==> flow/design.v (excerpt) <==
module MBF(CLK, RESET, IN_VALID, IN_DATA, X_DATA, Y_DATA, OUT_VALID);
clock: 3.71 ns
lec_check: 0
cap_margin: 35
cell_pad_in_sites_global_placement: 2
core_margin: 2
core_utilization: 21
cts_cluster_diameter: 41
gpl_routability_driven: 0
gpl_timing_driven: 0
hold_slack_margin: 0.22
max_routing_layer: met5
min_routing_layer: met2
setup_slack_margin: -0.08
slew_margin: 20
tns_end_percent: 25
run.sh (not shown) runs the stock make flow with config.mk's settings and CLKGATE_MAP_FILE=.
The starting point completed and failed the layout checks on setup timing.
Edit:
Settings changed: ABC_AREA set to 1, CAP_MARGIN 35 to 20, CELL_PAD_IN_SITES_GLOBAL_PLACEMENT 2 to unset, CORE_UTILIZATION 21 to 72, CTS_CLUSTER_DIAMETER 41 to unset, CTS_CLUSTER_SIZE set to 78, GPL_ROUTABILITY_DRIVEN 0 to unset, GPL_TIMING_DRIVEN 0 to unset, HOLD_SLACK_MARGIN 0.22 to unset, MAX_ROUTING_LAYER met5 to unset, MIN_ROUTING_LAYER met2 to unset, SETUP_SLACK_MARGIN -0.08 to unset, TNS_END_PERCENT 25 to unset.
Clock period 3.71 ns to 3.97 ns, I/O delays scaled along.
Effect: The changed run completed, yet does not pass: setup timing; wire length went up by 5.4%; synthesized area went up by 3.3%; sequential cell count stays the same.

== oak ==
The RTL this note starts from:
==> flow/design.v <==
`timescale 1ns/10ps
module MBF(CLK, RESET, IN_VALID, IN_DATA, X_DATA, Y_DATA, OUT_VALID);
input   CLK;
input   RESET;
input   IN_VALID;
input       [12:0]  IN_DATA;
output  reg [12:0]  X_DATA;
output  reg [12:0]  Y_DATA;
output  reg         OUT_VALID;
reg [5:0] data_cnt;
reg [12:0] s[0:10];
reg [12:0] in_data;
reg [33:0] y_h[0:11];
reg [33:0] y_l[0:11];
wire [17:0] H0, H1, H2, H3, H4, H5, H6, H7, H8, H9, H10, H11;
wire [17:0] L0, L1, L2, L3, L4, L5, L6, L7, L8, L9, L10, L11;
assign H0 = 18'd110592;
assign H1 = 18'd77824;
assign H2 = 18'd20480;
assign H3 = 18'd36864;
assign H4 = 18'd86016;
assign H5 = 18'd69632;
assign H6 = 18'd65536;
assign H7 = 18'd77824;
assign H8 = 18'd45056;
assign H9 = 18'd49152;
assign H10 = 18'd65536;
assign H11 = 18'd126976;
assign L0 = 18'd57344;
assign L1 = 18'd16384;
assign L2 = 18'd12288;
assign L3 = 18'd4096;
assign L4 = 18'd65536;
assign L5 = 18'd57344;
assign L6 = 18'd114688;
assign L7 = 18'd65536;
assign L8 = 18'd126976;
assign L9 = 18'd114688;
assign L10 = 18'd126976;
assign L11 = 18'd69632;
always@(posedge RESET or posedge CLK)
begin
    if (RESET) begin
        in_data <= 13'b0;
        s[0] <= 13'b0;
		s[1] <= 13'b0;
		s[2] <= 13'b0;
		s[3] <= 13'b0;
		s[4] <= 13'b0;
		s[5] <= 13'b0;	
		s[6] <= 13'b0;
		s[7] <= 13'b0;
		s[8] <= 13'b0;
		s[9] <= 13'b0;
		s[10] <= 13'b0;
 		y_h[0] <= 34'b0;
		y_h[1] <= 34'b0;
		y_h[2] <= 34'b0;
		y_h[3] <= 34'b0;
		y_h[4] <= 34'b0;
		y_h[5] <= 34'b0;	
		y_h[6] <= 34'b0;
		y_h[7] <= 34'b0;
		y_h[8] <= 34'b0;
		y_h[9] <= 34'b0;
		y_h[10] <= 34'b0;
		y_h[11] <= 34'b0;
		y_l[0] <= 34'b0;
		y_l[1] <= 34'b0;
		y_l[2] <= 34'b0;
		y_l[3] <= 34'b0;
		y_l[4] <= 34'b0;
		y_l[5] <= 34'b0;	
		y_l[6] <= 34'b0;
		y_l[7] <= 34'b0;
		y_l[8] <= 34'b0;
		y_l[9] <= 34'b0;
		y_l[10] <= 34'b0;
		y_l[11] <= 34'b0;
    end else begin
        in_data <= (IN_VALID) ? IN_DATA : 13'b0;
		s[0] <= in_data;
		s[1] <= s[0];
		s[2] <= s[1];
		s[3] <= s[2];
		s[4] <= s[3];
		s[5] <= s[4];
		s[6] <= s[5];
		s[7] <= s[6];
		s[8] <= s[7];
		s[9] <= s[8];
		s[10] <= s[9];
		y_h[0] <= H0 * in_data;
		y_h[1] <= H1 * s[0];
        y_h[2] <= H2 * s[1];
        y_h[3] <= H3 * s[2];
        y_h[4] <= H4 * s[3];
        y_h[5] <= H5 * s[4];
        y_h[6] <= H6 * s[5];
        y_h[7] <= H7 * s[6];
        y_h[8] <= H8 * s[7];
        y_h[9] <= H9 * s[8];
        y_h[10] <= H10 * s[9];
        y_h[11] <= H11 * s[10];
		y_l[0] <= L0 * in_data;
		y_l[1] <= L1 * s[0];
        y_l[2] <= L2 * s[1];
        y_l[3] <= L3 * s[2];
        y_l[4] <= L4 * s[3];
        y_l[5] <= L5 * s[4];
        y_l[6] <= L6 * s[5];
        y_l[7] <= L7 * s[6];
        y_l[8] <= L8 * s[7];
        y_l[9] <= L9 * s[8];
        y_l[10] <= L10 * s[9];
        y_l[11] <= L11 * s[10];
    end
end
reg [12:0] fk_x;
reg [12:0] fk_y;
always @ (posedge RESET or posedge CLK)
begin
	if (RESET) begin
		X_DATA <= 13'b0;
		Y_DATA <= 13'b0;
		fk_x <= 13'b0;
		fk_y <= 13'b0;
		OUT_VALID <= 1'b0;
	end else begin
		fk_y <= (((y_h[0] + y_h[1] + y_h[2] + y_h[3] + y_h[4] + y_h[5] + y_h[6] + y_h[7] + y_h[8] + y_h[9] + y_h[10] + y_h[11]) >> 20) & 14'd1) ? 
				(((y_h[0] + y_h[1] + y_h[2] + y_h[3] + y_h[4] + y_h[5] + y_h[6] + y_h[7] + y_h[8] + y_h[9] + y_h[10] + y_h[11]) >> 20) + 1'b1) >> 1 :
				((y_h[0] + y_h[1] + y_h[2] + y_h[3] + y_h[4] + y_h[5] + y_h[6] + y_h[7] + y_h[8] + y_h[9] + y_h[10] + y_h[11]) >> 21);
		fk_x <= (((y_l[0] + y_l[1] + y_l[2] + y_l[3] + y_l[4] + y_l[5] + y_l[6] + y_l[7] + y_l[8] + y_l[9] + y_l[10] + y_l[11]) >> 20) & 14'd1) ? 
				(((y_l[0] + y_l[1] + y_l[2] + y_l[3] + y_l[4] + y_l[5] + y_l[6] + y_l[7] + y_l[8] + y_l[9] + y_l[10] + y_l[11]) >> 20) + 1'b1) >> 1 :
				((y_l[0] + y_l[1] + y_l[2] + y_l[3] + y_l[4] + y_l[5] + y_l[6] + y_l[7] + y_l[8] + y_l[9] + y_l[10] + y_l[11]) >> 21);
		X_DATA <= fk_x;
		Y_DATA <= fk_y;
		OUT_VALID <= (fk_x) ? 1'b1 : 1'b0;
	end
end
endmodule
clock: 3.73 ns
lec_check: 0
abc_area: 1
cap_margin: 5
core_margin: 2
core_utilization: 72
cts_cluster_size: 71
hold_slack_margin: -0.06
setup_slack_margin: 0.31
slew_margin: 40
In oak the implementation ran to completion but is not tape-out ready, as the final checks report negative setup slack.
Changes in pine relative to oak:
# oak
export LEC_CHECK = 0
export ABC_AREA = 1
export CAP_MARGIN = 5
export CORE_MARGIN = 2
export CORE_UTILIZATION = 72
export CTS_CLUSTER_SIZE = 71
export HOLD_SLACK_MARGIN = -0.06
export SETUP_SLACK_MARGIN = 0.31
export SLEW_MARGIN = 40
create_clock -name core_clock -period 3.73 [get_ports {CLK}]
# pine
export LEC_CHECK = 0
export ABC_AREA = 1
export CAP_MARGIN = 20
export CORE_MARGIN = 2
export CORE_UTILIZATION = 70
export CTS_CLUSTER_SIZE = 71
export SLEW_MARGIN = 20
create_clock -name core_clock -period 3.89 [get_ports {CLK}]
### Flow results
- Status pine: flow complete, layout not clean - negative setup slack
- Going from oak to pine, the sequential share of cell area was found to have gone up by 0.39 points.
- pine vs oak: detailed-route wire length down in pine
- Of the two values seen for end of the critical path, fk_y[8]$_DFF_PP0_ was produced by oak and fk_y[9]$_DFF_PP0_ by pine.
Modified inputs, birch compared to pine
# pine
export LEC_CHECK = 0
export ABC_AREA = 1
export CAP_MARGIN = 20
export CORE_MARGIN = 2
export CORE_UTILIZATION = 70
export CTS_CLUSTER_SIZE = 71
export SLEW_MARGIN = 20
create_clock -name core_clock -period 3.89 [get_ports {CLK}]
# birch
export LEC_CHECK = 0
export CAP_MARGIN = 20
export CORE_MARGIN = 2
export CORE_UTILIZATION = 40
export SLEW_MARGIN = 20
create_clock -name core_clock -period 6.72 [get_ports {CLK}]
--- outcome ---
- birch completed every stage of the flow, and the final layout passed the timing, DRC and antenna checks.
- The run showing the smaller number of vias after detailed routing is birch.
- birch reports its startpoint of the most critical setup path as s[1][1]$_DFF_PP0_ while pine reports y_h[8][18]$_DFF_PP0_.
- Per the comparison of birch with pine, placeable core region climbed 0.038 sq mm; area after synthesis went down by 3.2%; number of CTS-inserted buffers shows an increase of 3; buffers inserted during post-CTS setup optimization shrank by 37; inverter count of the layout excluding clock inverters shrank by 103.
- Path depth of the worst reg2reg path (lower): birch
- Between birch and pine, the number of cell rows is lower for pine.
Edits applied to the flow inputs when going from birch to maple:
# birch
export LEC_CHECK = 0
export CAP_MARGIN = 20
export CORE_MARGIN = 2
export CORE_UTILIZATION = 40
export SLEW_MARGIN = 20
create_clock -name core_clock -period 6.72 [get_ports {CLK}]
# maple
export LEC_CHECK = 0
export CAP_MARGIN = 20
export CORE_MARGIN = 2
export CORE_UTILIZATION = 67
export SLEW_MARGIN = 20
create_clock -name core_clock -period 6.72 [get_ports {CLK}]
==> results <==
- maple vs. birch: time the final worst path needs with I/O delays and setup higher, number of fill cells fell about 55%, met2 wire length lost about 0.6%.
- Logic share of the area, birch and maple: higher on maple
- birch → maple: area of all placed cells without fillers saw a decrease; floorplan die area saw a decrease.
